job 2234:
Design computing_core, start of the top module:
module computing_core(
clk,rst,
load_done,
activate0,
activate1,
activate2,
weight0,
weight1,
weight2,
weight3,
out_psum0,
out_psum1,
out_psum2,
out_psum3,
out_psum_vld
    );
For scale: roughly 9,100 cells after synthesis, about 1,300 flip-flops, roughly 400 I/O pins, about 0.074 sq mm of cells after synthesis.
Settings: LEC_CHECK=0, ABC_AREA=1, CAP_MARGIN=20, CORE_MARGIN=2, CORE_UTILIZATION=72, CTS_CLUSTER_DIAMETER=400, SETUP_SLACK_MARGIN=-0.64, SLEW_MARGIN=20; clock period 6.49 ns.
run.sh (not shown) runs the stock make flow with config.mk's settings and CLKGATE_MAP_FILE=.
The flow completed for job 2234, but it is not clean: the layout still shows setup timing.
Setup changes, job 2234 to job 2045
# job 2234
export LEC_CHECK = 0
export ABC_AREA = 1
export CAP_MARGIN = 20
export CORE_MARGIN = 2
export CORE_UTILIZATION = 72
export CTS_CLUSTER_DIAMETER = 400
export SETUP_SLACK_MARGIN = -0.64
export SLEW_MARGIN = 20
create_clock -name core_clock -period 6.49 [get_ports {clk}]
# job 2045
export LEC_CHECK = 0
export CAP_MARGIN = 20
export CORE_MARGIN = 2
export CORE_UTILIZATION = 67
export CTS_CLUSTER_SIZE = 34
export SLEW_MARGIN = 20
create_clock -name core_clock -period 5.62 [get_ports {clk}]
### Flow results
From the logs: job 2045 reached the end of the flow and failed the layout checks with setup timing. The higher power of job 2045 and job 2234 is in job 2045. Synthesized-area fraction occupied by and/or/nand/nor cells, job 2045 and job 2234: lower on job 2045. Floorplan die width: job 2045 higher than job 2234.
[inputs] job 8044 vs job 2045
# job 2045
export LEC_CHECK = 0
export CAP_MARGIN = 20
export CORE_MARGIN = 2
export CORE_UTILIZATION = 67
export CTS_CLUSTER_SIZE = 34
export SLEW_MARGIN = 20
create_clock -name core_clock -period 5.62 [get_ports {clk}]
# job 8044
export LEC_CHECK = 0
export CAP_MARGIN = 20
export CORE_MARGIN = 2
export CORE_UTILIZATION = 33
export SLEW_MARGIN = 20
create_clock -name core_clock -period 10.1 [get_ports {clk}]
### Flow results
- The clock-buffer cell count of job 8044 is higher than that of job 2045.
- Of job 2045 and job 8044, just one finished clean: job 8044.
- Completing all stages was not enough for job 2045: its layout failed the final checks because of setup timing.
- Summary — worst vdd rail ir drop, job 8044 relative to job 2045: lower, by 68%.
- Overall routing resource usage ends up lower on job 8044.
- The area inside the core boundary in job 2045 is 0.49 times that in job 8044.
- Note that the power recorded for job 2045 amounts to 1.7 times the value seen in job 8044.
- Detailed-routing wirelength on met1 went up by more than 10% going from job 2045 to job 8044.
- Job 2045 → job 8044: first-pass iteration count of the detailed router increased 2, wire length increased 12%.
Inputs modified between job 8044 and job 432:
# job 8044
export LEC_CHECK = 0
export CAP_MARGIN = 20
export CORE_MARGIN = 2
export CORE_UTILIZATION = 33
export SLEW_MARGIN = 20
create_clock -name core_clock -period 10.1 [get_ports {clk}]
# job 432
export LEC_CHECK = 0
export CAP_MARGIN = 20
export CORE_MARGIN = 2
export CORE_UTILIZATION = 70
export CTS_CLUSTER_SIZE = 24
export SETUP_SLACK_MARGIN = -0.35
export SLEW_MARGIN = 20
create_clock -name core_clock -period 4.77 [get_ports {clk}]
## What came out
Against job 8044 as the reference, job 432 delivers a higher post-layout utilization of the core. Job 432 against job 8044: fraction of power consumed by sequential logic has increased, share of power burned in combinational logic has increased. Layout checks on job 432: not met. Flow itself completed; violations: setup timing.
Inputs modified between job 432 and job 1950:
# job 432
export LEC_CHECK = 0
export CAP_MARGIN = 20
export CORE_MARGIN = 2
export CORE_UTILIZATION = 70
export CTS_CLUSTER_SIZE = 24
export SETUP_SLACK_MARGIN = -0.35
export SLEW_MARGIN = 20
create_clock -name core_clock -period 4.77 [get_ports {clk}]
# job 1950
export LEC_CHECK = 0
export ABC_AREA = 1
export CAP_MARGIN = 20
export CORE_MARGIN = 2
export CORE_UTILIZATION = 70
export CTS_CLUSTER_SIZE = 24
export SETUP_SLACK_MARGIN = 0.12
export SLEW_MARGIN = 20
create_clock -name core_clock -period 4.14 [get_ports {clk}]
==> comparison <==
As for a clean layout from job 432 and job 1950, there is none. The flow completed for job 432, but it is not clean: the layout still shows setup timing. Synthesized area per cell was higher in job 432 than in job 1950. Job 1950: via count normalized by instance count is 2.1% lower than what job 432 reported. The total power in job 1950 sits about 15% above the value recorded for job 432. Clock group share of total power: lower on job 432. In the tables for job 432 and job 1950, met3 demand-to-capacity share in global routing reads lower with job 432. Job 432 ended up with p0.p0.pe0.mult_unit.p_reg1[3] as its critical path launch point; job 1950 ended up with p1.p1.pe2.mult_unit.p_reg1[5]. Reported for job 432 and job 1950, max-slew violation count turned out identical to the last digit. Taking job 432 as the reference, in job 1950 height of the die up 11 um; setup slack down 0.40 ns; inserted tap cell count up about 8%. Re non-clock buffer total of the final layout: job 1950 is about 26% up on job 432.
## Diff of input files: job 8752 against job 1950
# job 1950
export LEC_CHECK = 0
export ABC_AREA = 1
export CAP_MARGIN = 20
export CORE_MARGIN = 2
export CORE_UTILIZATION = 70
export CTS_CLUSTER_SIZE = 24
export SETUP_SLACK_MARGIN = 0.12
export SLEW_MARGIN = 20
create_clock -name core_clock -period 4.14 [get_ports {clk}]
# job 8752
export LEC_CHECK = 0
export CAP_MARGIN = 20
export CORE_MARGIN = 2
export CORE_UTILIZATION = 72
export CTS_CLUSTER_SIZE = 24
export PLACE_DENSITY = 0.83
export SETUP_SLACK_MARGIN = -0.35
export SLEW_MARGIN = 20
export TNS_END_PERCENT = 5
create_clock -name core_clock -period 4.77 [get_ports {clk}]
[summary]
Across job 8752 and job 1950, no clean finish was achieved. What the final checks of job 8752 revealed, after a flow that finished every stage, was a layout that fails on setup timing. Summary — fraction of area in registers, job 8752 relative to job 1950: higher, by 2.4 points. Re peak fanout along the critical path: no difference whatsoever between job 1950 and job 8752. For detailed-route wire length per cell, dividing the value from job 8752 by the value from job 1950 gives 1.15.
Power is estimated from default activity; no workload was simulated.
